==> run.sh <==
#!/bin/bash
# the make line also repeats each setting of config.mk as NAME=value (left out here)
make -C /OpenROAD-flow-scripts/flow DESIGN_CONFIG=/design/flow/config.mk WORK_HOME=/design/flow/orfs CLKGATE_MAP_FILE= finish
==> config.mk <==
export PLATFORM = sky130hd
export DESIGN_NAME = TopLevelPipe
export DESIGN_NICKNAME = TopLevelPipe
export VERILOG_FILES = /design/flow/design.v
export SDC_FILE = /design/flow/constraint.sdc
export NUM_CORES = 4
export LEC_CHECK = 0
export CAP_MARGIN = 20
export CORE_MARGIN = 2
export CORE_UTILIZATION = 33
export SLEW_MARGIN = 20
==> constraint.sdc <==
create_clock -name core_clock -period 13.5 [get_ports {clk}]
set_input_delay 2.7000 -clock core_clock [delete_from_list [all_inputs] [get_ports {clk}]]
set_output_delay 2.7000 -clock core_clock [all_outputs]
set_load 0.01 [all_outputs]
==> design.v <==
module SumModule(input [31:0] num1, num2, output signed [31:0] result);
    assign result = num1 + num2;
endmodule
module Mux2to1(input sel, input [31:0] a, b, output[31:0] out);
	assign out = (sel == 0) ? a : b;
endmodule
module Mux3to1(input [1:0] sel, input[31:0] a, b, c, output [31:0] out);
	assign out= (sel == 2'b00) ? a:
		    (sel == 2'b01) ? b:
		    (sel == 2'b10) ? c:
			{32{1'b0}};
endmodule
module Mux4to1(input [1:0] sel, input[31:0] a, b, c, d, output [31:0] out);
	assign out= (sel == 2'b00) ? a:
		    (sel == 2'b01) ? b:
		    (sel == 2'b10) ? c:
		    (sel == 2'b11) ? d:
			{32{1'b0}};
endmodule
module DFlipFlop(input clk, en, sclr, d, output reg q);
    always @(posedge clk) begin
        if (sclr)
            q <= 1'b0;
        else if (en)
            q <= d;
    end
endmodule
module Register #(parameter N = 32) (
    input clk, en, sclr,
    input [N-1:0] d,
    output reg [N-1:0] q
);
    always @(posedge clk) begin
        if (sclr)
            q <= {N{1'b0}};
        else if (en)
            q <= d;
    end
endmodule
module RegisterFile(input clk, we, input [4:0] A1, A2, A3, input[31:0] WD3, output[31:0] RD1, RD2);
	reg[31:0] regFile [1:31];
	assign RD1 = (A1 == 5'd0) ? 32'b0 : (we && A3 == A1) ? WD3 : regFile[A1];
	assign RD2 = (A2 == 5'd0) ? 32'b0 : (we && A3 == A2) ? WD3 : regFile[A2];
	always@(posedge clk)begin 
		if(we == 1 && A3 != 5'b0)
			regFile[A3] <= WD3;
	end
endmodule
module ArithmeticLogicUnit (input signed [31:0] operandA, operandB, input [2:0] controlSignal, output reg [31:0] result, output zeroFlag);
    always @(operandA, operandB, controlSignal) begin
        case (controlSignal)
            3'b000:  result = operandA + operandB;
            3'b001:  result = operandA - operandB;
            3'b010:  result = operandA & operandB;
            3'b011:  result = operandA | operandB;
            3'b100:  result = operandA ^ operandB;
            3'b101:  result = operandA < operandB ? 1'b1 : 1'b0;
            3'b110:  result = $unsigned(operandA) < $unsigned(operandB) ? 1'b1 : 1'b0;
            default: result = {32{1'b0}};
        endcase
    end
    assign zeroFlag = ~|result;
endmodule
module ImmediateExtend(input [2:0] immSelect, input [31:7] instructionPart, output reg [31:0] extendedImmediate);
    always @(immSelect, instructionPart) begin 
        case(immSelect)
            3'b000: extendedImmediate = {{20{instructionPart[31]}}, instructionPart[31:20]};
            3'b001: extendedImmediate = {{20{instructionPart[31]}}, instructionPart[31:25], instructionPart[11:7]};
            3'b010: extendedImmediate = {{12{instructionPart[31]}}, instructionPart[31], instructionPart[19:12], instructionPart[20], instructionPart[30:21], 1'b0};
            3'b011: extendedImmediate = {{19{instructionPart[31]}}, instructionPart[31], instructionPart[7], instructionPart[30:25], instructionPart[11:8], 1'b0};
            3'b100: extendedImmediate = {instructionPart[31:12], {12{1'b0}}};
            default: extendedImmediate = {32{1'b0}};
        endcase
    end
endmodule
module ControlUnit(input [2:0] function3, input [6:0] function7, opcode, output reg memWrite, aluSrc, regWrite, jump, branch, jalr, output reg [1:0] resultSrc, output reg [2:0] aluControl, immSrc);
    wire [9:0] functionn;
    assign functionn = {function7, function3};
    always @(function3, function7, opcode) begin
        {memWrite, aluSrc, regWrite, jump, branch, jalr, resultSrc, aluControl, immSrc} = 14'b00000000000000;
        case (opcode)
            7'b0110011: begin
                regWrite = 1'b1;
                case (functionn)
                    10'b0000000000: aluControl = 3'b000;
                    10'b0100000000: aluControl = 3'b001;
                    10'b0000000111: aluControl = 3'b010;
                    10'b0000000110: aluControl = 3'b011;
                    10'b0000000010: aluControl = 3'b101;
                    10'b0000000011: aluControl = 3'b110;
                endcase
            end
            7'b0000011: {regWrite, resultSrc, aluSrc} = 4'b1011;
            7'b0010011: begin
                {aluSrc, regWrite} = 2'b11;
                case (function3)
                    3'b100: aluControl = 3'b100;
                    3'b110: aluControl = 3'b011;
                    3'b010: aluControl = 3'b101;
                    3'b011: aluControl = 3'b110;
                endcase
            end
            7'b1100111: {jalr, aluSrc, resultSrc, regWrite} = 5'b11101;
            7'b0100011: {immSrc, aluSrc, memWrite} = 5'b00111;
            7'b1101111: {resultSrc, immSrc, regWrite, jump} = 7'b1001011;
            7'b1100011: begin
                {branch, immSrc} = 4'b1011;
                case (function3)
                    3'b000: aluControl = 3'b001;
                    3'b001: aluControl = 3'b001;
                    3'b100: aluControl = 3'b101;
                    3'b101: aluControl = 3'b101;
                endcase
            end
            7'b0110111: {resultSrc, immSrc, regWrite} = 6'b111001;
        endcase
    end
endmodule
module ControlDecoder(input jalrFlag, jumpFlag, branchFlag, zeroFlag, aluResultFlag, input [2:0] funcCode, output [1:0] pcSource);
    assign pcSource = (jalrFlag) ? 2'b10 :
        ((jumpFlag) ||
        (branchFlag && funcCode == 3'b000 && zeroFlag) ||  
        (branchFlag && funcCode == 3'b001 && ~zeroFlag) ||  
        (branchFlag && funcCode == 3'b100 && aluResultFlag) ||  
        (branchFlag && funcCode == 3'b101 && ~aluResultFlag)) ? 2'b01 :  
        2'b00;
endmodule
module HazardUnit(
    input RegWriteM, RegWriteW,
    input [1:0] ResultSrcE, PCSrcE, ResultSrcM, ResultSrcW,
    input [4:0] Rs1D, Rs2D, Rs1E, Rs2E, RdE, RdM, RdW,
    output StallF, StallD, FlushD, FlushE,
    output [1:0] ForwardAE, ForwardBE
);
    wire loadStall;
    assign ForwardAE = ((Rs1E == RdM && RegWriteM) && Rs1E != 0) ? 2'b10 :
                      (((Rs1E == RdW && RegWriteW) && Rs1E != 0) || (Rs1E == RdW && ResultSrcW == 2'b11 && Rs1E != 0)) ? 2'b01 :
                      (Rs1E == RdM && ResultSrcM == 2'b11 && Rs1E != 0) ? 2'b11 :
                      2'b00;
    assign ForwardBE = ((Rs2E == RdM && RegWriteM) && Rs2E != 0) ? 2'b10 :
                      (((Rs2E == RdW && RegWriteW) && Rs2E != 0) || (Rs2E == RdW && ResultSrcW == 2'b11 && Rs2E != 0)) ? 2'b01 :
                      (Rs2E == RdM && ResultSrcM == 2'b11 && Rs2E != 0) ? 2'b11 :
                      2'b00;
    assign loadStall = ((Rs1D == RdE) || (Rs2D == RdE)) && ResultSrcE == 2'b01;
    assign StallF = loadStall;
    assign StallD = loadStall;
    assign FlushE = loadStall || (PCSrcE == 2'b01) || (PCSrcE == 2'b10);
    assign FlushD = (PCSrcE == 2'b01) || (PCSrcE == 2'b10);
endmodule
module IF_ID_Regs(
    input clk, sclr, en, 
    input [31:0] InstrF, PCF, PCPlus4F, 
    output [31:0] InstrD, PCD, PCPlus4D
);
    Register R1(clk, en, sclr, InstrF, InstrD);
    Register R2(clk, en, sclr, PCF, PCD);
    Register R3(clk, en, sclr, PCPlus4F, PCPlus4D);
endmodule
module ID_EX_Regs(
    input clk, sclr, RegWriteD, MemWriteD, ALUSrcD, JumpD, BranchD, JalrD, 
    input [1:0] ResultSrcD, 
    input [2:0] ALUControlD, func3D, 
    input [4:0] Rs1D, Rs2D, RdD, 
    input [31:0] PCD, ExtImmD, PCPlus4D, RD1D, RD2D, 
    output RegWriteE, MemWriteE, ALUSrcE, JumpE, BranchE, JalrE, 
    output [1:0] ResultSrcE, 
    output [2:0] ALUControlE, func3E, 
    output [4:0] Rs1E, Rs2E, RdE, 
    output [31:0] PCE, ExtImmE, PCPlus4E, RD1E, RD2E
);
    DFlipFlop D1(clk, 1'b1, sclr, RegWriteD, RegWriteE);
    DFlipFlop D2(clk, 1'b1, sclr, MemWriteD, MemWriteE);
    DFlipFlop D3(clk, 1'b1, sclr, JumpD, JumpE);
    DFlipFlop D4(clk, 1'b1, sclr, ALUSrcD, ALUSrcE);
    DFlipFlop D5(clk, 1'b1, sclr, BranchD, BranchE);
    DFlipFlop D6(clk, 1'b1, sclr, JalrD, JalrE);
    Register #(2) R4 (clk, 1'b1, sclr, ResultSrcD, ResultSrcE);
    Register #(3) R5 (clk, 1'b1, sclr, ALUControlD, ALUControlE);
    Register #(3) R6 (clk, 1'b1, sclr, func3D, func3E);
    Register #(5) R7 (clk, 1'b1, sclr, Rs1D, Rs1E);
    Register #(5) R8 (clk, 1'b1, sclr, Rs2D, Rs2E);
    Register #(5) R9 (clk, 1'b1, sclr, RdD, RdE);
    Register R10 (clk, 1'b1, sclr, PCD, PCE);
    Register R11(clk, 1'b1, sclr, ExtImmD, ExtImmE);
    Register R12(clk, 1'b1, sclr, PCPlus4D, PCPlus4E);
    Register R13(clk, 1'b1, sclr, RD1D, RD1E);
    Register R14(clk, 1'b1, sclr, RD2D, RD2E);
endmodule
module EX_Mem_Regs(
    input clk, rst, RegWriteE, MemWriteE, 
    input [1:0] ResultSrcE, 
    input [4:0] RdE, 
    input [31:0] ALUResultE, WriteDataE, ExtImmE, PCPlus4E, 
    output RegWriteM, MemWriteM, 
    output [1:0] ResultSrcM, 
    output [4:0] RdM, 
    output [31:0] ALUResultM, WriteDataM, ExtImmM, PCPlus4M
);
    DFlipFlop D7(clk, 1'b1, rst, RegWriteE, RegWriteM);
    DFlipFlop D8(clk, 1'b1, rst, MemWriteE, MemWriteM);
    Register #(2) R15 (clk, 1'b1, rst, ResultSrcE, ResultSrcM);
    Register #(5) R16 (clk, 1'b1, rst, RdE, RdM);
    Register R17 (clk, 1'b1, 1'b0, ALUResultE, ALUResultM);
    Register R18 (clk, 1'b1, 1'b0, WriteDataE, WriteDataM);
    Register R19 (clk, 1'b1, 1'b0, ExtImmE, ExtImmM);
    Register R20 (clk, 1'b1, 1'b0, PCPlus4E, PCPlus4M);
endmodule
module Mem_WB_Regs(
    input clk, rst, RegWriteM, 
    input [1:0] ResultSrcM, 
    input [4:0] RdM, 
    input [31:0] ALUResultM, ReadDataM, ExtImmM, PCPlus4M, 
    output RegWriteW, 
    output [1:0] ResultSrcW, 
    output [4:0] RdW, 
    output [31:0] ALUResultW, ReadDataW, ExtImmW, PCPlus4W
);
    DFlipFlop D9(clk, 1'b1, rst, RegWriteM, RegWriteW);
    Register #(2) R21 (clk, 1'b1, rst, ResultSrcM, ResultSrcW);
    Register #(5) R22 (clk, 1'b1, rst, RdM, RdW);
    Register R23 (clk, 1'b1, 1'b0, ALUResultM, ALUResultW);
    Register R24 (clk, 1'b1, 1'b0, ReadDataM, ReadDataW);
    Register R25 (clk, 1'b1, 1'b0, ExtImmM, ExtImmW);
    Register R26 (clk, 1'b1, 1'b0, PCPlus4M, PCPlus4W);
endmodule
module DataPath (
    input clk, rst, MemWriteD, ALUSrcD, RegWriteD, JumpD, BranchD, JalrD, StallF, StallD, FlushD, FlushE, 
    input [1:0] ResultSrcD, ForwardAE, ForwardBE, PCSrcE, 
    input [2:0] ALUControlD, ImmSrcD, 
    output BranchE, JumpE, JalrE, ZeroE, ALUResult0, RegWriteM, RegWriteW, 
    output [1:0] ResultSrcE,  
    output [2:0] func3D, func3E, 
    output [6:0] func7, op, 
    output [4:0] Rs1D, Rs2D, Rs1E, Rs2E, RdE, RdM, RdW, 
    output [1:0] ResultSrcM, ResultSrcW,
    output [31:0] imem_addr, input [31:0] imem_rdata,
    output [31:0] dmem_addr, output [31:0] dmem_wdata, output dmem_we, input [31:0] dmem_rdata
);
    wire [31:0] PCPlus4F, PCTargetE, ALUResultE, PCF_, PCF, InstrF, InstrD, ResultW, RD1D, RD2D, ExtImmD, SrcAE, ALUResultM, RD1E, RD2E,
        WriteDataE, ExtImmE, SrcBE, PCE, WriteDataM, ReadDataM, ALUResultW, ReadDataW, PCPlus4W, ExtImmW, PCD, PCPlus4D, PCPlus4E, ExtImmM, PCPlus4M;
    wire [4:0] RdD;
    wire [2:0] ALUControlE;
    wire [31:0] ResultM;
    wire MemWriteM, RegWriteE, MemWriteE, ALUSrcE;
    assign ALUResult0 = ALUResultE[0];
    assign Rs1D = InstrD[19:15];
    assign Rs2D = InstrD[24:20];
    assign RdD = InstrD[11:7];
    assign func3D = InstrD[14:12];
    assign func7 = InstrD[31:25];
    assign op = InstrD[6:0];
    Mux3to1 PCMux(PCSrcE, PCPlus4F, PCTargetE, ALUResultE, PCF_);
    Register PCReg(clk, ~StallF, rst, PCF_, PCF);
    assign imem_addr = PCF;
    assign InstrF = imem_rdata;
    SumModule PCAdd4(PCF, 4, PCPlus4F);
    IF_ID_Regs IF_ID_Reg(clk, FlushD | rst, ~StallD, InstrF, PCF, PCPlus4F, InstrD, PCD, PCPlus4D);
    RegisterFile RegFile(clk, RegWriteW, InstrD[19:15], InstrD[24:20], RdW, ResultW, RD1D, RD2D);
    ImmediateExtend Extend(ImmSrcD, InstrD[31:7], ExtImmD);
    ID_EX_Regs ID_EX_Reg(clk, FlushE | rst, RegWriteD, MemWriteD, ALUSrcD, JumpD, BranchD, JalrD, ResultSrcD, ALUControlD, 
        func3D, Rs1D, Rs2D, RdD, PCD, ExtImmD, PCPlus4D, RD1D, RD2D, RegWriteE, MemWriteE, ALUSrcE, JumpE, BranchE, JalrE, 
        ResultSrcE, ALUControlE, func3E, Rs1E, Rs2E, RdE, PCE, ExtImmE, PCPlus4E, RD1E, RD2E);
    Mux4to1 ForwardAMux(ForwardAE, RD1E, ResultW, ResultM, ExtImmE, SrcAE);
    Mux4to1 ForwardBMux(ForwardBE, RD2E, ResultW, ResultM, ExtImmE, WriteDataE);
    Mux2to1 ALUSrcBMux(ALUSrcE, WriteDataE, ExtImmE, SrcBE);
    SumModule PCImmAdd(PCE, ExtImmE, PCTargetE);
    ArithmeticLogicUnit ALU(SrcAE, SrcBE, ALUControlE, ALUResultE, ZeroE);
    EX_Mem_Regs EX_Mem_Reg(clk, rst, RegWriteE, MemWriteE, ResultSrcE, RdE, ALUResultE, WriteDataE, ExtImmE, 
        PCPlus4E, RegWriteM, MemWriteM, ResultSrcM, RdM, ALUResultM, WriteDataM, ExtImmM, PCPlus4M);
    assign dmem_addr = ALUResultM;
    assign dmem_wdata = WriteDataM;
    assign dmem_we = MemWriteM;
    assign ReadDataM = dmem_rdata;
    assign ResultM = ResultSrcM[1] ? (ResultSrcM[0] ? ExtImmM : PCPlus4M) : ALUResultM;
    Mem_WB_Regs Mem_WB_Reg(clk, rst, RegWriteM, ResultSrcM, RdM, ALUResultM, ReadDataM, ExtImmM, PCPlus4M, 
        RegWriteW, ResultSrcW, RdW, ALUResultW, ReadDataW, ExtImmW, PCPlus4W);
    Mux4to1 ResultSrcMux(ResultSrcW, ALUResultW, ReadDataW, PCPlus4W, ExtImmW, ResultW);
endmodule
module TopLevelPipe(input clk, rst,
	output [31:0] imem_addr, input [31:0] imem_rdata,
	output [31:0] dmem_addr, output [31:0] dmem_wdata, output dmem_we, input [31:0] dmem_rdata);
	wire MemWriteD, ALUSrcD, RegWriteD, JumpD, BranchD, JalrD, RegWriteM, RegWriteW, JalrE, JumpE, BranchE, ZeroE, ALUResult0, StallF, StallD, FlushD, FlushE;
	wire[1:0] ResultSrcD, ResultSrcE, PCSrcE, ForwardAE, ForwardBE, ResultSrcM, ResultSrcW;
	wire[2:0] func3D, func3E, ALUControlD, ImmSrcD;
	wire[4:0] Rs1D, Rs2D, Rs1E, Rs2E, RdE, RdM, RdW;
	wire[6:0] func7, op;
	ControlUnit	CTRL(func3D, func7, op, MemWriteD, ALUSrcD, RegWriteD, JumpD, BranchD, JalrD, ResultSrcD, ALUControlD, ImmSrcD);
	HazardUnit	HU(RegWriteM, RegWriteW, ResultSrcE, PCSrcE, ResultSrcM, ResultSrcW, Rs1D, Rs2D, Rs1E, Rs2E, RdE, RdM, RdW, StallF, StallD, FlushD, FlushE, ForwardAE, ForwardBE);
	ControlDecoder		DC(JalrE, JumpE, BranchE, ZeroE, ALUResult0, func3E, PCSrcE);
	DataPath	DP(clk, rst, MemWriteD, ALUSrcD, RegWriteD, JumpD, BranchD, JalrD, StallF, StallD, FlushD, FlushE, 
		ResultSrcD, ForwardAE, ForwardBE, PCSrcE, ALUControlD, ImmSrcD, BranchE, JumpE, JalrE, ZeroE, ALUResult0, RegWriteM, RegWriteW, 
		ResultSrcE, func3D, func3E, func7, op, Rs1D, Rs2D, Rs1E, Rs2E, RdE, RdM, RdW, ResultSrcM, ResultSrcW,
		imem_addr, imem_rdata, dmem_addr, dmem_wdata, dmem_we, dmem_rdata);
endmodule
==> run notes, run 1 <==
Physical implementation.

- The flow ran to the end and the layout has no timing, DRC or antenna violations.
- The flop-to-flop setup slack is about 3.9 ns.
- In this run the critical register-to-register path is captured at DP.ID_EX_Reg.R4.q[0].
- The slew at the pin with the worst max-slew slack is 1.12 ns.
- For reference, the mux area share after synthesis is between 20% and 30%.
- For this run, the detailed router reports a per-instance via density of 5.77.
- The internal cell power is 8.57 mW.
- Counting instances, the worst hold path has a depth of 0.
- TritonCTS built the clock tree.
- Among the non-sequential cells, multiplexers take the most area.
- Per the synth stats, the flop cell with the highest instance count is edfxtp_1.
- The buffer_ports step reported a buffer count of between 150 and 200.
- The total clock network power is ~4.7 mW.
- The root buffer cell is clkbuf_16.
- Per the OpenROAD floorplan log, the width of the die is about 480 um.
- The number of antenna violations at the first check in global routing is 19.
- The global-route total usage across every layer is a little over a fifth.
- The final timing report lists a max-slew violation count of 0.
- In this run the most used layer during global routing was met2.
- The worst path required time is between 10 and 15 ns.
- After layout, the worst path uses 71.4% of the clock period.
- The met2 demand-to-capacity share in global routing is between 30% and 40%.
- Setup repair after global routing left no endpoint under its margin.
- The worst relative slew slack is 25.4%.
- The cell-mix breakdown from Yosys lists the compound-gate area share as about 9%.
- The flow reports power dissipated in combinational cells as around 1.5 mW.
- The power report puts the net switching power at approximately 3.2 mW.
- Per the timing report, the biggest fanout along the worst path comes to 62.
- Summing the areas of all fa, ha and maj instances in the mapped netlist gives roughly 2.5% of the synthesized area.
- Across the run, the number of max-cap violations was 0.
- Once the clock tree was built, the setup fixing pass inserted 0 buffers.
- The depth of the worst register-to-register path is 24.
- The post-synthesis sequential area ratio is 55.9%.
- The final weighted congestion recorded by global placement is 0.964.
- The global-route wire length before repair is between 300000 and 400000 um.
- STA classifies the critical path endpoint as a flip-flop.
- After synthesis, the share of flip-flops with an asynchronous set or reset is 0%.
- The chip area line of the yosys report is about 0.074 mm2.
- For this run the aggregate overflow at the end of global routing stands at 0.
- The number of cells in Yosys stat is 5314.
- Traced cell by cell, the critical path runs through a21oi_1, or4_2, buf_4, and2_1, nand2_1, buf_4, o22ai_1, a21oi_1, mux2_2, ha_1, nor2_1, a211oi_1, o32ai_2, o2111ai_4, o31ai_4, a21oi_1, nor4_1, o2111a_1, and4_2, a21boi_2, nor3_4, buf_4, nand2_4, a211oi_1.
- Per the post-route antenna check, the number of violating nets is 0.
- The number of setup violations in the final report is 0.
- The flip-flop and latch count after synthesis is roughly 1600.
- The area of the chip is approximately 0.23 mm2.
- The top cell type by area accounts for between 40% and 50% of the synthesized area.
- The cell type that accounts for the most area after synthesis is edfxtp_1.
- The commonest cells after synthesis are edfxtp_1 (992), mux4_2 (608), dfxtp_1 (590).
- The initial standard-cell utilization of the core is around a third.
- Power attributed to sequential cells is ~5.6 mW.
- The number of nets in the layout is 5593.
- Endpoints failing hold in the final report were tallied at 0.
- The tool warning count for the run is ~120.
- According to the timing report, the critical path is launched from DP.Mem_WB_Reg.R21.q[0].
- The met3 layer usage reported by global route is under 10%.
- The final wirelength is around 260000 um.
- For the finished layout, the period the worst path requires is ~9.6 ns.
- The core occupancy in the finished layout is 37.8%.
- The kind of cell with the highest combined delay on the critical path is simple AND/OR/NAND/NOR gates.
- The fraction of power consumed by sequential logic is 47.6%.
- The flow reports that the clock network draws 39.7% of the design power.
- The via count is around 49000.
- The critical path capture point is DP.ID_EX_Reg.R4.q[0].
- The maximum number of pins on one net before global-route repair is between 100 and 150.
- The worst supply voltage drop on vdd is 97.7 uV.
- The maximum clock path buffer count is 3.
- The synthesis report lists the most area-consuming cells as edfxtp_1 (40%), mux4_2 (18%), dfxtp_1 (16%), mux2i_1 (2.5%), a21oi_1 (2.5%).
- In this run the vertical extent of the chip is about 480 um.
- After synthesis, the mean cell area works out to around 14 um2.
- The leakage component of the power was reported as 28.7 nW.
- The number of iterations in the first detailed-routing pass is 6.
- Along the critical path, the tally of buffer and inverter instances is 3.
- The CTS log lists the clock sinks for this run as approximately 1600.
- STA shows the worst min-delay path finishing at DP.EX_Mem_Reg.R20.q[31].
- The CTS report gives the tree buffer count as about 170.
- The switching part of the total power is a little over a quarter.
- The count of synthesis-stage warnings from yosys is 9.
- After clock tree synthesis, the repair step resized 0 gates.
- The met1 routing resource usage after global routing is roughly 29%.
- The filler cells instantiated in the layout total between 20000 and 25000.
- From synthesis to final layout, the design area changed by 14.2%.
- The arrival time of the worst setup path is 10.38 ns.
- The post-CTS clock slew at the launch and capture registers of the worst setup and hold paths is about 0.06 ns.
- The largest single stage delay on the critical path is approximately 0.84 ns.
- The origin of the critical flop-to-flop path is DP.Mem_WB_Reg.R21.q[0].
- The area taken by multi-input combinational cells is reported as around 0.031 mm2.
- The area of the mapped netlist is about 0.074 mm2.
- The most frequent cell after synthesis is edfxtp_1.
- The average wire per cell in the routed design is between 30 and 40 um.
- The power group with the highest consumption is sequential cells.
- The critical path runs through a total of 24 cells.
- The synthesized-area fraction occupied by xor and xnor cells is ~1.3%.
- The worst setup path is launched from a flip-flop.
- For the worst min-delay path, the startpoint reported by OpenROAD is DP.ID_EX_Reg.R12.q[31].
- Per the post-synthesis report, the number of cells in the design is roughly 5300.
- The half-perimeter wire length of the detailed placement result is 163000 um.
- For this block, the initial DRC count from the detailed router was 6084.
- The post-synth net total is 5528.
- The startpoint-to-endpoint class of the critical path is flip-flop to flip-flop.
- The highest clock rate is 104 MHz.
- The level count of the clock H-tree is 4.
- The flip-flop and latch area is between 0.04 and 0.05 mm2.
- After synthesis, the netlist uses 107 different library cells.
- For this design, the slowest cell found on the critical path is dfxtp_2.
- The count of library flops with an enable pin is roughly 990.
- The initialized floorplan defines roughly 170 standard-cell rows.
- As reported, the later end of the worst-skew pair has a clock insertion delay of approximately 0.84 ns.
- The path class of the tightest hold or removal check is flip-flop to flip-flop.
- The count of hold-fix buffers inserted at cts is 0.
- The floorplan step defined a core boundary enclosing between 0.2 and 0.25 mm2.
- The power per cell area is between 100 and 150 mW/mm2.
- For this run, design rule violations remaining after detail routing come to 0.
- The basic-gate share of the synthesized area counting and, or, nand and nor cells is about 7.5%.
- The sum of negative setup slack is 0 ns.
- Per report_power, the combinational group accounts for roughly an eighth of the total.
- The number of primary I/O pins is between 150 and 200.
- The number of global-route vias before repair was 48500.
- The worst clock skew is between 0.04 and 0.05 ns.
## stage by stage
stage | cell area, um2 | power (mW) | setup WS [ns] | cells | hold slack (ns)
3_5_place_dp | 79500 | 7.14 | 4.05 | 8201 | 0.314
2_1_floorplan | 74500 | 6.48 | 6.98 | 5314 | 0.310
6_report | 85000 | 11.7 | 3.87 | 8520 | 0.327
5_1_grt | 85000 | 12.1 | 3.54 | 8510 | 0.331
4_1_cts | 85000 | 11.8 | 4.02 | 8502 | 0.328
3_3_place_gp | 79500 | 7.12 | 4.01 | 8201 | 0.311
## area by class of cell
cell class | count | share of cell area, %
flip-flops and latches | 1582 | 49.0
multi-input cells | 3245 | 36.7
clock buffers | 218 | 5.28
well taps | 2992 | 4.40
repair buffers | 268 | 2.90
clock inverters | 83 | 1.17
inverters | 114 | 0.503
diodes | 18 | 0.0530
## routing by layer
layer	share of wire (%)	vias to the layer above
met5	0.011	-
met4	5.3	4
met3	8.4	482
met2	46	2386
met1	40	25400
li1	-	20900
==> inputs of run 2 (changes only) <==
Settings changed: CORE_UTILIZATION 33 to 59.
Clock period 13.5 ns to 5.24 ns, I/O delays scaled along.
==> run 2 against run 1 <==
The layout now fails its checks (negative setup slack); routed wire length up 2.2%; first-iteration DRC count rose by 14%; largest power group unchanged; maximum frequency grew 49%; power increased to 2.7 times the previous value.
==> run notes, run 2 <==
Physical implementation.

- The worst relative slew slack is between 20% and 30%.
- The count of synthesis-stage warnings from yosys is 9.
- For reference, the final report shows the max-slew violation count at 0.
- The final-report hold violation count is 0.
- The die outline width is ~360 um.
- The critical path capture point is DP.ID_EX_Reg.R14.q[21].
- The most frequently used flop master after synthesis is edfxtp_1.
- The timing report attributes the biggest portion of critical-path delay to simple AND/OR/NAND/NOR gates.
- The sequential-cell power consumption is 14.2 mW.
- The largest incremental delay on the critical path is around 0.55 ns.
- In the final design database the tool counted approximately 6400 nets.
- The iteration-0 DRC count of the detailed router is 6943.
- The setup slack after layout is -1.24 ns.
- The area of the mapped netlist is 0.0745 mm2.
- The power group with the highest consumption is sequential cells.
- CTS reports a maximum clock tree buffer depth of 3.
- The flow reports an fmax of approximately 150 MHz.
- The power attributed to combinational cells is roughly 5.4 mW.
- The count of library flops with an enable pin is 992.
- The global-route wire length before repair is about 370000 um.
- The congestion estimate from routability-driven global placement came to 1.02.
- The arrival time of the worst setup path is approximately 7.2 ns.
- The share of Yosys cell area claimed by the top area cell type is 40.0%.
- For reference, the top cells by area after synthesis are edfxtp_1 (40%), mux4_2 (18%), dfxtp_1 (16%), mux2i_1 (2.5%), a21oi_1 (2.5%).
- The internal cell power is ~23 mW.
- STA classifies the critical path startpoint as a flip-flop.
- The proportion of synthesized area in mux cells is a little over a fifth.
- The H-tree was split into 4 levels.
- Entering global routing, the biggest net connects between 80 and 90 pins.
- The switching part of the total power is 27.0%.
- The critical path capture point type is a flip-flop.
- Counting the buffers created by CTS gives between 150 and 200.
- The tightest hold path in the finished design has a slack of ~0.32 ns.
- The origin of the critical flop-to-flop path is DP.ID_EX_Reg.R8.q[1].
- The cell type that accounts for the most area after synthesis is edfxtp_1.
- The global-route total usage across every layer is 39.9%.
- The analysis attributes to cell leakage a power of approximately 33 nW.
- Across the routed clock network, the largest skew measured is between 0.06 and 0.07 ns.
- For flop-to-flop paths, the worst setup slack is -1.24 ns.
- The capturing point of the worst reg2reg path is DP.ID_EX_Reg.R14.q[21].
- By startpoint and endpoint, the worst setup path is classified as flip-flop to flip-flop.
- In the final routed layout, each cell accounts on average for roughly 33 um.
- The share of total power dissipated in combinational logic is 17.2%.
- The tally of max-capacitance violations is 0.
- The depth of the worst hold-timing path is 0.
- The number of remaining DRC errors is 0.
- The most common cell in the synthesized netlist is edfxtp_1.
- The smallest clock period supported by the final layout is computed as 6.48 ns.
- The total of buffers placed on input and output ports is ~160.
- For the worst min-delay path, the startpoint reported by OpenROAD is DP.ID_EX_Reg.R12.q[16].
- The final non-filler cell area is a little over 0.09 mm2.
- The path class of the lowest-slack min-delay path is flip-flop to flip-flop.
- The tree is rooted in a clkbuf_16.
- Per the synthesis report, the simple-gate share of the synthesized area is roughly 7.5%.
- The synthesized-area fraction occupied by xor and xnor cells is around 1.3%.
- The layout has approximately 7900 filler cells.
- In this run the remaining antenna-violating nets after routing total 0.
- The script reports the combined buffer and inverter count of the critical path as 4.
- Post-route period utilization is reported as 124%.
- In the final report, the number of endpoints failing setup comes to 317.
- For the pin with the worst max-slew slack, the measured transition is 1.14 ns.
- Overall power consumption after layout is estimated at approximately 31 mW.
- The die is approximately 360 um tall.
- The depth of the worst register-to-register path is 27.
- The clock network fraction of total power is a little under two fifths.
- In the CTS report, the clock slew at the register clock pins of the worst setup and hold paths is listed as approximately 0.06 ns.
- The growth of design area from synthesis to finish is 23.8%.
- After Yosys synthesis, full adders, half adders and majority gates account for roughly 2.5% of the synthesized area.
- Clock network power for this build is about 12 mW.
- The power per cell area is 340 mW/mm2.
- Dividing the synthesized area by the synthesized cell count gives roughly 14 um2.
- Wires add up to ~260000 um.
- Summing the areas of all compound-gate instances in the mapped netlist gives around 8.9% of the synthesized area.
- The total congestion overflow after global routing is 0.
- The gate count of the mapped netlist is ~5300.
- In this run the worst setup path begins at DP.ID_EX_Reg.R8.q[1].
- After synthesis, the largest family of logic cells by area is multiplexers.
- The cell area reported after detailed placement is ~0.084 mm2.
- The worst hold endpoint is DP.EX_Mem_Reg.R20.q[16].
- The cell with the biggest individual delay on the critical path is or4_4.
- In this run the power spent charging and discharging nets is ~8.5 mW.
- Setup repair after global routing could not meet its margin everywhere.
- The number of antenna violations at the first check in global routing is 12.
- The flip-flop and latch count after synthesis is 1582.
- For this design, the sink count on the clock tree is about 1600.
- Across all layers, the routed design uses ~54000 vias.
- The number of cells reported by Yosys stat comes to between 5000 and 6000.
- The layout checks failed on negative setup slack.
- The die covers about 0.13 mm2.
- The number of global-route vias before repair is between 50000 and 60000.
- The area recorded from the Yosys report for this design is ~0.074 mm2.
- The post-synth net total is ~5500.
- Counting buffers and inverters, the worst setup path is 27 cells deep.
- After synthesis, flip-flops and latches occupy between 50 and 60% of the total area.
- The worst path required time is 5.92 ns.
- The fraction of power consumed by sequential logic is a little under half.
- The largest fanout of any net on the critical path is 20.
- The worst supply voltage drop on vdd is between 400 and 500 uV.
- The skew report gives the latency at the later pin of the worst-skew pair as between 0.8 and 0.9 ns.
- Row generation in the floorplan step produced 130 rows.
- Warnings raised by the tools during the run amount to between 100 and 150.
- By count the netlist is led by edfxtp_1 (992), mux4_2 (608), dfxtp_1 (590).
- In this run the count of I/O pins placed on the die edge is ~160.
- The flow ran to the end, but the layout failed its checks.
- The half-perimeter wire length of the detailed placement result is around 170000 um.
- The mean number of vias per cell is about 6.7.
- The number of iterations in the first detailed-routing pass is 6.
- The proportion of synthesized flip-flops having asynchronous set or reset is 0%.
- TritonCTS built the clock tree.
- The core area is approximately 0.13 mm2.
- For this configuration, the core starts out at a cell density of between 50% and 60%.
- The distinct cell type count of the synthesized netlist is about 110.
[run 2: stage by stage]
step | TNS [ns] | setup WS, ns | util (%) | std cells
3_3_place_gp | -537.46 | -1.84 | 67.0 | 7544
3_5_place_dp | -542.41 | -1.91 | 67.0 | 7544
6_report | -357.89 | -1.24 | 73.5 | 7941
5_1_grt | -397.86 | -1.38 | 73.5 | 7937
4_1_cts | -307.00 | -1.10 | 72.0 | 7871
2_1_floorplan | -93.29 | -0.382 | - | 5314
[run 2: repair_timing]
item                                    4_1_cts  5_1_grt
hold buffers                                  0        0
gates cloned                                  4       19
endpoints found under the setup margin      335      324
gates resized                               141      246
pin swaps                                    41       74
buffers inserted                             27       47
[run 2: area by class of cell]
class	count	area, um2	share of cell area [%]
clock buffer	203	4300	4.66
inverter	114	428	0.464
clock inverter	93	1070	1.16
multi-input combinational	3245	33200	36.0
tap	1650	2060	2.24
sequential	1582	41700	45.2
timing repair buffer	1048	9490	10.3
antenna	6	15.0	0.0163
[run 2: layer usage]
layer,up-vias,global-route usage [%],share of wire [%]
li1,22400,-,-
met2,3500,62.5,47
met5,-,0,0.029
met1,26900,52.1,36
met3,779,8.02,11
met4,12,23.8,6.9
==> inputs of run 3 (changes only) <==
Settings changed: CORE_UTILIZATION 59 to 65.
Clock period 5.24 ns to 6.68 ns, I/O delays scaled along.
==> run 3 against run 2 <==
The layout still fails its checks (negative setup slack); maximum frequency shrank 3.2%; core utilization grew 3.3 points; global-route usage grew 4.8 points; combinational power shrank 28%; count of clock-buffer cells in the layout shrank 6; first-iteration DRC count grew 19%; sequential cell count is the same; via count grew 0.39%; power shrank 23%.
==> run notes, run 3 <==
Physical implementation.

- After Yosys synthesis, XOR and XNOR cells account for roughly 1.3% of the synthesized area.
- The worst hold endpoint is DP.Mem_WB_Reg.R25.q[0].
- According to the report, the first pass of detailed routing completed in 7 iterations.
- The report lists the number of standard-cell rows as between 100 and 150.
- The share of total power dissipated in combinational logic is 15.9%.
- The worst path uses 100% of the clock period.
- Summed over its instances, the top area cell type makes up between 40% and 50% of the synthesized netlist area.
- The number of buffer and inverter instances along the worst setup path is 7.
- Per the detailed-route log, wirelength across all metal layers totals 263000 um.
- TritonCTS built the clock tree.
- The required time at the worst endpoint is listed as 7.36 ns.
- Sequential power for this build is approximately 11 mW.
- Of the synthesized area, sequential elements account for 55.9%.
- The cell taking the most area after synthesis is edfxtp_1.
- The area of the mapped netlist is between 0.07 and 0.08 mm2.
- The setup slack after layout is -0.0172 ns.
- The largest fanout of any net on the critical path is 10.
- The number of nets in the layout is about 6000.
- The post-route antenna net violation count is 0.
- The leakage power total is 31.1 nW.
- The source of the critical timing path is DP.ID_EX_Reg.R8.q[3].
- The OpenROAD warning count is roughly 120.
- Clock tree synthesis selected as its root buffer the cell clkbuf_16.
- The average wire per cell in the routed design is approximately 35 um.
- According to the timing report, the arrival time at the worst endpoint equals between 7 and 8 ns.
- Of all power groups, the one with the highest power is sequential cells.
- Per the synth stats, the flop cell with the highest instance count is edfxtp_1.
- The largest incremental delay on the critical path is about 0.67 ns.
- Total power for the finished layout comes to 24.2 mW.
- At floorplan, the net count of the design was reported as 5528.
- The STA report counts the stages on the worst setup path as 27.
- The registers of the reported paths see a clock transition of 0.06 ns.
- After clock tree synthesis, the flow added hold-fix buffers numbering 0.
- STA classifies the critical path endpoint as a flip-flop.
- The via count is between 50000 and 60000.
- The maximum number of pins on one net before global-route repair is 111.
- The number of antenna violations at the first check in global routing is 8.
- 163 I/O pins were placed.
- The run finished, with violations left.
- The synthesized netlist has a Yosys-reported chip area of between 0.07 and 0.08 mm2.
- The switching portion of total power comes to 27.4%.
- In the synthesized netlist, the cells that appear most often are edfxtp_1 (992), mux4_2 (608), dfxtp_1 (590).
- After layout, the minimum clock period comes to between 6 and 7 ns.
- The proportion of synthesized flip-flops having asynchronous set or reset is 0%.
- In this run, power in the clock network comes to 9.19 mW.
- For this design, Yosys synthesis ends with a cell count of ~5300.
- The critical path ends at DP.ID_EX_Reg.R13.q[20].
- In the power breakdown, the internal column shows between 15 and 20 mW.
- The core occupancy in the finished layout is slightly below 80%.
- The area growth from synthesis to layout is 17.7%.
- In this run, the synthesized area fraction spent on AND-OR/OR-AND gates is recorded as slightly below 9%.
- The cell with the biggest individual delay on the critical path is or4_4.
- From the final report, the count of setup violators was given as 1.
- The total of buffers placed on input and output ports is 162.
- The synthesis report lists the Yosys warning total as 9.
- The maximum clock path buffer count is 3.
- The number of global-route vias before repair was around 53000.
- The prevailing logic family in the synthesized netlist is multiplexers.
- The source-to-sink clock delay at the later pin of the worst-skew pair is about 0.8 ns.
- The kind of cell with the highest combined delay on the critical path is simple AND/OR/NAND/NOR gates.
- Setup slack on the worst path after placement came out at -0.532 ns.
- Yosys reports the multiplexer fraction of the synthesized area as 21.3%.
- Per the CTS log, the maximum H-tree level is 4.
- The power report puts the net switching power at approximately 6.6 mW.
- The final-report hold violation count is 0.
- The worst supply voltage drop on vdd is 388 uV.
- In this run, the number of DRC markers left after iteration 0 of detailed routing was between 8000 and 9000.
- The depth of the worst hold-timing path is 0.
- The depth of the worst register-to-register path is 27.
- The category of the worst setup path launch point is a flip-flop.
- The clock network fraction of total power is 38.0%.
- According to the CTS report, the clock sink count is roughly 1600.
- After synthesis, the mean cell area works out to 14.0 um2.
- The slew check shows that the tightest pin keeps a relative margin of 29.6%.
- After synthesis, the cell types taking the most area are edfxtp_1 (40%), mux4_2 (18%), dfxtp_1 (16%), mux2i_1 (2.5%), a21oi_1 (2.5%).
- Looking at hold timing, the worst path starts from DP.EX_Mem_Reg.R19.q[0].
- The mean number of vias per cell is approximately 7.2.
- The endpoint identified for the worst register-to-register timing path is DP.ID_EX_Reg.R13.q[20].
- In this run, distinct cell masters in the synthesized netlist total roughly 110.
- STA reports the tightest min-delay check as being of type flip-flop to flip-flop.
- For this run the top cell type by instance count after synthesis was edfxtp_1.
- The slew at the pin with the worst max-slew slack is between 1 and 1.5 ns.
- The count of library flops with an enable pin is slightly below 1000.
- The synthesis stat section lists a flop and latch total of about 1600.
- On the final layout, the worst hold slack is around 0.32 ns.
- The gate count of the mapped netlist is around 5300.
- The flow reported a cell area power density of 276 mW/mm2.
- Of the total synthesized cell area, the portion taken by AND, OR, NAND and NOR gates is under 10%.
- According to the floorplan report, the total die area is 0.117 mm2.
- The final-report max-slew violation count is 0.
- The number of fill cells is 6655.
- The half-perimeter wire length of the detailed placement result is ~160000 um.
- The worst register-to-register path begins at DP.ID_EX_Reg.R8.q[3].
- The startpoint-to-endpoint class of the critical path is flip-flop to flip-flop.
- The tally of max-capacitance violations is 0.
- The floorplan step records an initial core utilization of between 60% and 70%.
- The core region is approximately 0.11 mm2.
- The height of the chip is ~340 um.
- Combinational power for this build is slightly below 4 mW.
- For flop-to-flop paths, the worst setup slack is -0.02 ns.
- The global-route total usage across every layer is between 40% and 50%.
- The first global-routing pass estimated ~370000 um of wire.
- The post-synthesis share of cell area spent on full adders, half adders and majority gates is around 2.5%.
- The fraction of power consumed by sequential logic is between 40 and 50%.
- The routability congestion estimate from global placement is 1.04.
- Per the GRT congestion report, total overflow comes to 0.
- The number of remaining DRC errors is 0.
- The reasons given for failing layout checks are negative setup slack.
- The worst clock skew is 0.0511 ns.
- The highest clock rate this design can be run at is between 100 and 150 MHz.
- The CTS buffer count is ~160.
- The die outline width is about 340 um.
[run 3: timing repair]
| action | CTS | global route |
|---|---|---|
| resized | 23 | 212 |
| buffers inserted | 3 | 36 |
| pin swaps | 1 | 51 |
| cloned | 0 | 4 |
| setup endpoints to repair | 317 | 317 |
[run 3: per-layer routing]
metal / wire, um / GRT usage (%)
met5: 34 / 0
met4: 20500 / 28.4
met3: 33500 / 11.4
met2: 121000 / 68.9
met1: 87500 / 56.9
[run 3: area by class of cell]
cell class                      instances  area, um2  share of cell area, %
Sequential cell                      1582      41600                   47.5
Multi-Input combinational cell       3245      32200                   36.7
Timing Repair Buffer                  704       6140                   7.01
Clock buffer                          197       4260                   4.86
Tap cell                             1512       1890                   2.16
Clock inverter                         92       1060                   1.21
Inverter                              114        428                  0.488
Antenna cell                            3       7.51                0.00857
[run 3: metrics by stage]
step,TNS (ns),instance area (um2),cells
final,-0.0172,87600,7449
after global routing,-3.20,87600,7447
after CTS,0,86200,7406
after detailed placement,-97.07,80800,7114
after global placement,-33.14,80800,7114
after floorplan,0,74500,5314
==> inputs of run 4 (changes only) <==
Settings changed: SETUP_SLACK_MARGIN set to -0.36, SLEW_MARGIN 20 to 5.
Clock period 6.68 ns to 5.17 ns, I/O delays scaled along.
==> run 4 against run 3 <==
Worst hold slack gained 0.0053 ns; synthesized cell count unchanged; critical path type unchanged; still fails the layout checks on negative setup slack; sequential power up 29%; critical path depth up 4.
==> run notes, run 4 <==
Physical implementation.

- The growth of design area from synthesis to finish is 20.7%.
- The critical path depth is 31.
- The total power is 31.7 mW.
- Entering global routing, the biggest net connects 145 pins.
- In this run, distinct cell masters in the synthesized netlist total roughly 110.
- The depth of the worst hold-timing path is 0.
- The aoi/oai-family share of the synthesized area is just under 9%.
- OpenSTA lists the critical path endpoint as DP.ID_EX_Reg.R13.q[2].
- Counting I/O delays and the setup requirement, the final critical path takes between 6 and 7 ns.
- The worst hold margin is 0.328 ns.
- The post-synthesis sequential area ratio is a little under three fifths.
- The reported net switching power is between 8 and 9 mW.
- The total clock network power is around 12 mW.
- The final wirelength is 272000 um.
- Warnings raised by the tools during the run amount to between 100 and 150.
- The run finished, with violations left.
- The first detailed-routing pass took 6 iterations.
- STA shows the worst reg2reg path with a cell count of 31.
- For reference, the clock transition at the flip-flops on the worst setup and hold paths is roughly 0.06 ns.
- The power group with the highest consumption is sequential cells.
- The basic-gate share of the synthesized area counting and, or, nand and nor cells is under 10%.
- The post-synthesis share of cell area spent on full adders, half adders and majority gates is about 2.5%.
- At floorplan, the net count of the design was reported as about 5500.
- The path class of the lowest-slack min-delay path is flip-flop to flip-flop.
- Looking at the clock tree report, the maximum root-to-sink buffer count equals 3.
- The routability congestion estimate from global placement is ~1.1.
- The region available for standard cell placement spans ~0.11 mm2.
- Sorting the synthesized cells by area gives the leading types as edfxtp_1 (40%), mux4_2 (18%), dfxtp_1 (16%), mux2i_1 (2.5%), a21oi_1 (2.5%).
- The violated checks flagged are negative setup slack.
- The worst hold endpoint is DP.EX_Mem_Reg.R20.q[30].
- The number of remaining DRC errors is 0.
- The cell taking the most area after synthesis is edfxtp_1.
- The worst pin sits at a relative slew slack of between 15 and 20%.
- The combinational share of power is between 15 and 20%.
- The largest incremental delay on the critical path is approximately 0.43 ns.
- The proportion of synthesized area in mux cells is roughly a fifth.
- The sequential-cell power consumption is about 14 mW.
- The prevailing logic family in the synthesized netlist is multiplexers.
- The setup slack after layout is -1.40 ns.
- Once detail routing completed, the nets flagged for antenna violations numbered 0.
- The floorplan step defined a die boundary enclosing 0.117 mm2.
- Counting stages on the worst path, the most repeated cell is buf_4.
- The startpoint-to-endpoint class of the critical path is flip-flop to flip-flop.
- The capturing point of the worst reg2reg path is DP.ID_EX_Reg.R13.q[2].
- The worst supply voltage drop on vdd is approximately 370 uV.
- Post-synth the commonest register cell is edfxtp_1.
- During synthesis, Yosys emitted a total of 9 warnings.
- The synthesized-area fraction occupied by xor and xnor cells is about 1.3%.
- The number of cells in Yosys stat is approximately 5300.
- The source of the critical timing path is DP.EX_Mem_Reg.R16.q[4].
- The clock drives around 1600 sinks.
- The proportion of synthesized flip-flops having asynchronous set or reset is 0%.
- The first global-routing pass estimated around 380000 um of wire.
- Summed over its instances, the top area cell type makes up roughly two fifths of the synthesized netlist area.
- The internal cell power is around 23 mW.
- The slew at the pin with the worst max-slew slack is 1.26 ns.
- The die is about 340 um tall.
- In the synthesized netlist, the number of instances is 5314.
- The tally of max-capacitance violations is 0.
- The clock network fraction of total power is between 30% and 40%.
- After synthesis the cells add up to 0.0745 mm2.
- The critical path capture point type is a flip-flop.
- TritonCTS built the clock tree.
- The chip area line of the yosys report is about 0.074 mm2.
- The buffer_ports step reported a buffer count of 162.
- Total power normalized to cell area comes to between 300 and 400 mW/mm2.
- The worst clock skew is 0.0482 ns.
- The kind of cell with the highest combined delay on the critical path is AND-OR/OR-AND gates.
- The via count is between 50000 and 60000.
- In the routed layout, each cell is associated on average with a via count of between 7 and 8.
- The leakage power total is 32.5 nW.
- The tree is rooted in a clkbuf_16.
- The number of primary I/O pins is ~160.
- The number of rows in the core area is between 100 and 150.
- Counting instances in the post-synthesis netlist gives the leading cell types as edfxtp_1 (992), mux4_2 (608), dfxtp_1 (590).
- In this run the mean area of a mapped cell was 14.0 um2.
- The level count of the clock H-tree is 4.
- The iteration-0 DRC count of the detailed router is 8929.
- The final-report hold violation count is 0.
- The initial standard-cell utilization of the core is 65.3%.
- The power attributed to combinational cells is between 5 and 6 mW.
- The half-perimeter wire length of the detailed placement result is 172000 um.
- The most common cell in the synthesized netlist is edfxtp_1.
- The worst setup path is launched from a flip-flop.
- TritonRoute output was used to compute an average wire per cell of 35.2 um.
- The worst register-to-register path begins at DP.EX_Mem_Reg.R16.q[4].
- At the worst endpoint, the arrival time is roughly 7.3 ns.
- The skew report gives the latency at the later pin of the worst-skew pair as around 0.82 ns.
- Of the available clock period, the critical path in the final layout requires 127%.
- The die outline width is 342 um.
- The CTS buffer count is 157.
- Setup repair after global routing could not meet its margin everywhere.
- The number of antenna violations at the first check in global routing was 13.
- The number of buffer and inverter instances along the worst setup path is 8.
- The global-route total usage across every layer is roughly 46%.
- The worst path required time is roughly 5.9 ns.
- The number of global-route vias before repair came to between 50000 and 60000.
- Max fanout on the critical path was recorded as 7.
- The switching part of the total power is 27.3%.
- After the last flow step, the layout net total stands at 6291.
- The flip-flop and latch count after synthesis is about 1600.
- For this run, the top clock speed supported by timing is around 150 MHz.
- The final-report max-slew violation count is 0.
- The count of library flops with an enable pin is a little under 1000.
- The number of setup violations in the final report is about 320.
- The beginning of the worst hold path is DP.ID_EX_Reg.R12.q[30].
- The fraction of power consumed by sequential logic is a little under half.
- The cell with the biggest individual delay on the critical path is a2111o_1.
- Summed over all layers, the global routing overflow is 0.
- For flop-to-flop paths, the worst setup slack is -1.40 ns.
[run 4: metrics by stage]
stage | TNS (ns) | util, % | instance area (um2) | setup WS, ns | cells
after floorplan | -111.00 | - | 74900 | -0.452 | 5314
after global placement | -482.12 | 73.1 | 83400 | -1.70 | 7396
after detailed placement | -482.89 | 73.1 | 83400 | -1.71 | 7397
after CTS | -332.84 | 78.3 | 89300 | -1.25 | 7686
after global routing | -401.79 | 78.8 | 89900 | -1.47 | 7710
final | -370.32 | 78.8 | 89900 | -1.40 | 7719
[run 4: layout make-up]
| cell class | count | area [um2] |
|---|---|---|
| Multi-Input combinational cell | 3246 | 32300 |
| Inverter | 114 | 428 |
| Fill cell | 6338 | 24100 |
| Sequential cell | 1582 | 41700 |
| Clock inverter | 83 | 1100 |
| Clock buffer | 196 | 4140 |
| Timing Repair Buffer | 976 | 8390 |
| Tap cell | 1512 | 1890 |
| Antenna cell | 10 | 25.0 |
[run 4: timing repair]
| action | in CTS | in global routing |
|---|---|---|
| gates resized | 115 | 84 |
| hold buffers | 0 | 0 |
| buffers inserted | 12 | 25 |
| setup endpoints to repair | 317 | 317 |
| gates cloned | 4 | 0 |
| pin swaps | 28 | 31 |
[run 4: metal layers]
metal	up-vias	share of wire (%)	track usage, %
met5	-	0.019	0
met2	4892	45	70.4
met4	8	9.1	33.8
li1	22200	-	-
met1	27100	32	57.1
met3	1204	13	13.4
==> inputs of run 5 (changes only) <==
Settings changed: CORE_UTILIZATION 65 to 58, SETUP_SLACK_MARGIN -0.36 to unset, SLEW_MARGIN 5 to 20.
Clock period 5.17 ns to 5.22 ns, I/O delays scaled along.
==> run 5 against run 4 <==
Sequential cell count did not move; synthesized area did not move; the layout still fails its checks (negative setup slack); critical endpoint is now DP.ID_EX_Reg.R13.q[23]; core utilization fell by 6.2 points; setup slack improved by 0.030 ns; final area rose by 3.0%; count of clock-buffer cells in the layout rose by 19; clock power fell by 5%; sequential share of layout area fell by 1.4 points; routed wire length fell by 4.1%.
==> run notes, run 5 <==
Physical implementation.

- The run finished, with violations left.
- Failing layout checks were recorded as negative setup slack.
- Summed over the clock group, the power is approximately 11 mW.
- The setup path with the least slack is of type flip-flop to flip-flop.
- The total of buffers placed on input and output ports is ~160.
- According to the floorplan report, the placeable core area is roughly 0.13 mm2.
- The cell taking the most area after synthesis is edfxtp_1.
- The synthesis log from Yosys contains 9 warnings.
- The first detailed-routing pass took 6 iterations.
- For this run, the post-layout net count is 6423.
- The number of antenna violations at the first check in global routing came to 20.
- The number of rows in the core area is between 100 and 150.
- The flow reports that combinational logic draws 17.5% of the design power.
- The clock sink count is ~1600.
- The core occupancy in the finished layout is approximately 73%.
- The worst supply voltage drop on vdd is 345 uV.
- Global routing consumed, over all layers together, approximately two fifths of the routing resources.
- The arrival time of the worst setup path is between 7 and 8 ns.
- Dividing total power by cell area gives a power density of 336 mW/mm2.
- STA classifies the critical path startpoint as a flip-flop.
- The iteration-0 DRC count of the detailed router is about 6200.
- Setup repair after global routing could not meet its margin everywhere.
- Combinational power for this build is approximately 5.5 mW.
- Per the timing report, the biggest fanout along the worst path comes to 8.
- The source of the critical timing path is DP.ID_EX_Reg.R8.q[1].
- The worst path required time is 5.92 ns.
- The count of library flops with an enable pin is 992.
- The final max-slew violation count recorded for this run is 0.
- The area of the mapped netlist is 0.0745 mm2.
- In this run the register-to-register setup slack is -1.37 ns.
- The number of global-route vias before repair is 52300.
- The switching portion of total power comes to 26.9%.
- The share of Yosys cell area claimed by the top area cell type is 40.0%.
- The die covers between 0.1 and 0.15 mm2.
- The proportion of synthesized flip-flops having asynchronous set or reset is 0%.
- Together, buffers and inverters on the worst path number 8.
- Counting cells, the worst reg-to-reg path comes to 30.
- The most frequent cell after synthesis is edfxtp_1.
- The share of the Yosys chip area taken by registers is a little under three fifths.
- The critical path depth is 30.
- For the sequential group, total power comes out at ~14 mW.
- The average wire per cell in the routed design is about 33 um.
- Global routing finished with a remaining overflow of 0.
- Each instance of the synthesized netlist takes up on average around 14 um2.
- The fraction of power consumed by sequential logic is 45.9%.
- The most frequently used flop master after synthesis is edfxtp_1.
- The level count of the clock H-tree is 4.
- Following the worst setup path forward leads to its endpoint at DP.ID_EX_Reg.R13.q[23].
- Per the OpenROAD floorplan log, the width of the die is between 300 and 400 um.
- The kind of cell with the highest combined delay on the critical path is AND-OR/OR-AND gates.
- Looking at the clock tree report, the root buffer type is clkbuf_16.
- The via count is about 54000.
- The total power is about 31 mW.
- Summing the areas of all xor and xnor instances in the mapped netlist gives under 10% of the synthesized area.
- Looking at the reg2reg group, the worst path ends at DP.ID_EX_Reg.R13.q[23].
- The worst hold margin is about 0.31 ns.
- The minimum clock period is 6.59 ns.
- The maximum clock path buffer count is 3.
- The internal portion of the total power is about 23 mW.
- The CTS report gives the tree buffer count as approximately 160.
- The fraction of the cycle the final worst path needs is 126%.
- In the placement report, post-DP HPWL is listed as between 150000 and 200000 um.
- The initial standard-cell utilization of the core is between 50% and 60%.
- The worst setup slack after placement is -1.84 ns.
- Leaving out buffers and inverters, the combinational logic in the layout accounts for approximately 0.033 mm2.
- Timing would allow up to 152 MHz.
- The critical path capture point type is a flip-flop.
- After Yosys synthesis, full adders, half adders and majority gates account for between 2 and 3% of the synthesized area.
- Pin placement for this block handled ~160 I/O pins.
- Across all setup checks in the final design, the least slack found is -1.37 ns.
- The gate count of the mapped netlist is approximately 5300.
- The main area contributors are edfxtp_1 (40%), mux4_2 (18%), dfxtp_1 (16%), mux2i_1 (2.5%), a21oi_1 (2.5%).
- The distinct cell type count of the synthesized netlist is approximately 110.
- The proportion of synthesized area in mux cells is between 20% and 30%.
- The flip-flop and latch count after synthesis is ~1600.
- The global-route wire length before repair is around 370000 um.
- The aoi/oai-family share of the synthesized area is just under 9%.
- The detailed router reported a total wirelength of approximately 260000 um.
- Measured along the y axis, the die boundary spans 362 um.
- Clock latency on the worst-skew pair, taken at its later pin, is approximately 0.82 ns.
- The post-route antenna net violation count is 0.
- The number of remaining DRC errors is 0.
- In this run the power spent charging and discharging nets is 8.36 mW.
- The maximum number of pins on one net before global-route repair is approximately 110.
- The final timing report lists clock skew as ~0.048 ns.
- The number of cells reported by Yosys stat comes to 5314.
- The post-synth net total is 5528.
- Yosys reports that the most numerous cell types are edfxtp_1 (992), mux4_2 (608), dfxtp_1 (590).
- Per the gpl log, the routability congestion estimate is approximately 1.0.
- The depth of the worst hold-timing path is 0.
- The startpoint identified for the worst register-to-register timing path is DP.ID_EX_Reg.R8.q[1].
- The flow measured a signed area growth from synthesis to layout of 24.4%.
- In the CTS report, the clock slew at the register clock pins of the worst setup and hold paths is listed as roughly 0.070 ns.
- The sum of negative setup slack is -393.85 ns.
- The number of fill cells is roughly 8400.
- In the routed layout, each cell is associated on average with a via count of roughly 6.7.
- Setup violations remaining at the end of the flow were counted as about 320.
- The critical path's slowest stage uses the library cell nor4_4.
- The TritonCTS clock tree is built.
- The path class of the lowest-slack min-delay path is flip-flop to flip-flop.
- The synthesized netlist devotes 7.52% of its cell area to simple gates.
- The largest incremental delay on the critical path is between 0.3 and 0.4 ns.
- The flip-flop and latch area is 0.0417 mm2.
- The leakage power total is roughly 33 nW.
- Across the run, the number of max-cap violations was 0.
- The slew at the pin with the worst max-slew slack is between 1 and 1.5 ns.
- The worst relative slew slack is between 20 and 30%.
- The OpenROAD warning count is 119.
- For this run, the chip area from Yosys synthesis comes to 0.0745 mm2.
- In the hold report, the worst path ends at DP.Mem_WB_Reg.R25.q[3].
- Per the final timing report, the hold violations number 0.
- The synthesis run identifies the leading combinational cell family as multiplexers.
- In this run the most critical hold path is launched from DP.EX_Mem_Reg.R19.q[3].
- Per report_power, the clock group accounts for between 30 and 40% of the total.
- The power group with the highest consumption is sequential cells.
-- run 5: metrics by stage --
| step | instance area (um2) | instances |
|---|---|---|
| finish | 92600 | 8015 |
| global route | 92600 | 8009 |
| CTS | 91200 | 7966 |
| detailed placement | 84200 | 7566 |
| global placement | 84100 | 7564 |
| floorplan | 75400 | 5314 |
-- run 5: per-layer routing --
metal / GRT usage, % / up-vias / share of wire (%)
met3: 8.06 / 709 / 10
met2: 61.3 / 3310 / 46
met5: 0 / - / 0.035
met1: 51.2 / 27000 / 36
met4: 24.1 / 12 / 7.1
li1: - / 22500 / -
-- run 5: what timing repair did --
| item | 4_1_cts | 5_1_grt |
|---|---|---|
| buffers inserted | 110 | 47 |
| pin swaps | 54 | 58 |
| gates resized | 208 | 199 |
| hold buffers | 0 | 0 |
| gates cloned | 6 | 17 |
| endpoints found under the setup margin | 329 | 326 |
-- run 5: cell type report --
class	count	area share [%]
Sequential cell	1582	45.0
Multi-Input combinational cell	3245	35.9
Timing Repair Buffer	1106	10.8
Clock buffer	215	4.74
Tap cell	1662	2.25
Clock inverter	75	0.813
Inverter	114	0.462
Antenna cell	16	0.0432
==> inputs of run 6 (changes only) <==
Settings changed: ABC_AREA set to 1, CAP_MARGIN 20 to 25, CELL_PAD_IN_SITES_DETAIL_PLACEMENT set to 2, CELL_PAD_IN_SITES_GLOBAL_PLACEMENT set to 3, CORE_ASPECT_RATIO set to 1.04, CORE_MARGIN 2 to 10, CORE_UTILIZATION 58 to 40, CTS_CLUSTER_DIAMETER set to 146, GPL_ROUTABILITY_DRIVEN set to 0, GPL_TIMING_DRIVEN set to 1, TNS_END_PERCENT set to 80.
Clock period 5.22 ns to 10.0 ns, I/O delays scaled along.
==> run 6 against run 5 <==
Now clean on timing, DRC and antenna; non-clock buffer count down 756; sequential cell count unchanged; first-iteration DRC count up 21%; register-to-register slack better by 1.7 ns; maximum frequency down 32%; setup slack better by 1.7 ns; sequential power down 48%; critical path type unchanged.
==> run notes, run 6 <==
Physical implementation.

- The flow ran to the end and the layout has no timing, DRC or antenna violations.
- Derived from the worst setup path, the maximum achievable clock frequency is roughly 100 MHz.
- The gate count of the mapped netlist is ~9100.
- The timing report attributes the biggest portion of critical-path delay to simple AND/OR/NAND/NOR gates.
- The final-report hold violation count is 0.
- The prevailing logic family in the synthesized netlist is AND-OR/OR-AND gates.
- The die outline width is 452 um.
- After routing the design area is just under 0.09 mm2.
- The OpenROAD warning count is approximately 130.
- The number of iterations in the first detailed-routing pass is 6.
- For this block, the routed nets add up to 386000 um of wire.
- Looking at the power breakdown, the clock network takes 39.2% of the total.
- The maximum clock path buffer count is 3.
- Per the run summary, max-cap violations total 0.
- The final layout reports a setup TNS of 0 ns.
- STA shows the worst reg2reg path with a cell count of 36.
- In this run, post-CTS hold repair placed 0 buffers.
- The TritonCTS clock tree is built.
- The slew at the pin with the worst max-slew slack is approximately 1.2 ns.
- The share of Yosys cell area claimed by the top area cell type is 38.3%.
- The worst hold endpoint is DP.EX_Mem_Reg.R20.q[6].
- The basic-gate share of the synthesized area counting and, or, nand and nor cells is ~16%.
- The number of clock sinks came to 1582.
- The number of gates given a new drive strength after cts is 0.
- The mean number of vias per cell is ~6.1.
- The capturing point of the worst reg2reg path is DP.ID_EX_Reg.R14.q[21].
- The floorplan step defined a die boundary enclosing between 0.2 and 0.25 mm2.
- The worst clock skew is about 0.038 ns.
- STA lists the startpoint of the worst hold path as DP.ID_EX_Reg.R12.q[6].
- The CTS report gives the tree buffer count as between 150 and 200.
- Looking at the gate-level netlist, the highest instance count belongs to nand2_1.
- The growth of design area from synthesis to finish is 12.9%.
- The fraction of the cycle the final worst path needs is 96.5%.
- The final-report max-slew violation count is 0.
- In this run the tightest slew margin relative to its limit is 20.0%.
- The reported net switching power is 5.03 mW.
- The cell area reported after detailed placement is just over 0.08 mm2.
- The most used flip-flop cell after synthesis is edfxtp_1.
- In the routed design, unresolved DRC markers number 0.
- The worst-case IR drop observed on VDD is 144 uV.
- The floorplan has 165 rows.
- The internal cell power is about 12 mW.
- The source of the critical timing path is DP.Mem_WB_Reg.R22.q[2].
- The number of buffers inserted to repair setup after CTS is 0.
- The post-synth net total is 9325.
- In the final layout, the fill cell count is between 20000 and 25000.
- Power attributed to the clock group is 6.48 mW.
- At the worst endpoint, the arrival time is between 10 and 15 ns.
- At the later pin of the worst-skew pair, clock insertion delay measures 0.87 ns.
- The number of cells in Yosys stat is slightly above 9000.
- According to the floorplan report, the placeable core area is 0.194 mm2.
- According to the I/O placement log, the pin count is 163.
- The netlist uses between 50 and 60 different library cells.
- The post-synthesis share of cell area spent on full adders, half adders and majority gates is roughly 2.4%.
- The final layout contains approximately 9000 nets.
- The global-route total usage across every layer is around a third.
- The critical path capture point is DP.ID_EX_Reg.R14.q[21].
- The leakage power in the latest report is around 33 nW.
- The worst path required time is 10.74 ns.
- The total congestion overflow after global routing is 0.
- On the worst path, the slowest cell contributes a delay of between 0.7 and 0.8 ns.
- The half-perimeter wire length of the detailed placement result is 247000 um.
- The number of global-route vias before repair is 76500.
- The cell taking the most area after synthesis is edfxtp_1.
- Setup repair after global routing left no endpoint under its margin.
- The synthesized netlist occupies a cell area of roughly 0.078 mm2.
- The depth of the worst hold-timing path is 0.
- The iteration-0 DRC count of the detailed router is ~7600.
- Clock tree synthesis selected as its root buffer the cell clkbuf_16.
- The cell with the biggest individual delay on the critical path is inv_1.
- In this design, the critical path's most frequently occurring cell is nand2_1.
[run 6: layout make-up]
cell class	instances	area [um2]	area share [%]
diodes	6	15.0	0.0171
clock buffers	239	4890	5.57
clock inverters	79	658	0.749
inverters	1074	4050	4.61
multi-input cells	5855	30100	34.2
flip-flops and latches	1582	41600	47.4
well taps	2588	3240	3.69
repair buffers	350	3260	3.72
[run 6: through the flow]
step                setup WS, ns  hold WS (ns)  instances
floorplan                   4.89         0.310       9111
global placement           0.987         0.313      11400
detailed placement         0.669         0.315      11400
CTS                        0.531         0.329      11800
global route             0.00730         0.338      11800
finish                     0.349         0.328      11800
[run 6: layer usage]
metal / global-route usage, % / part of all wire [%]
met1: 44.6 / 40
met2: 56.4 / 46
met3: 5.89 / 6.9
met4: 20.2 / 6.6
met5: 0 / 0.042
Power is estimated from default activity; no workload was simulated.
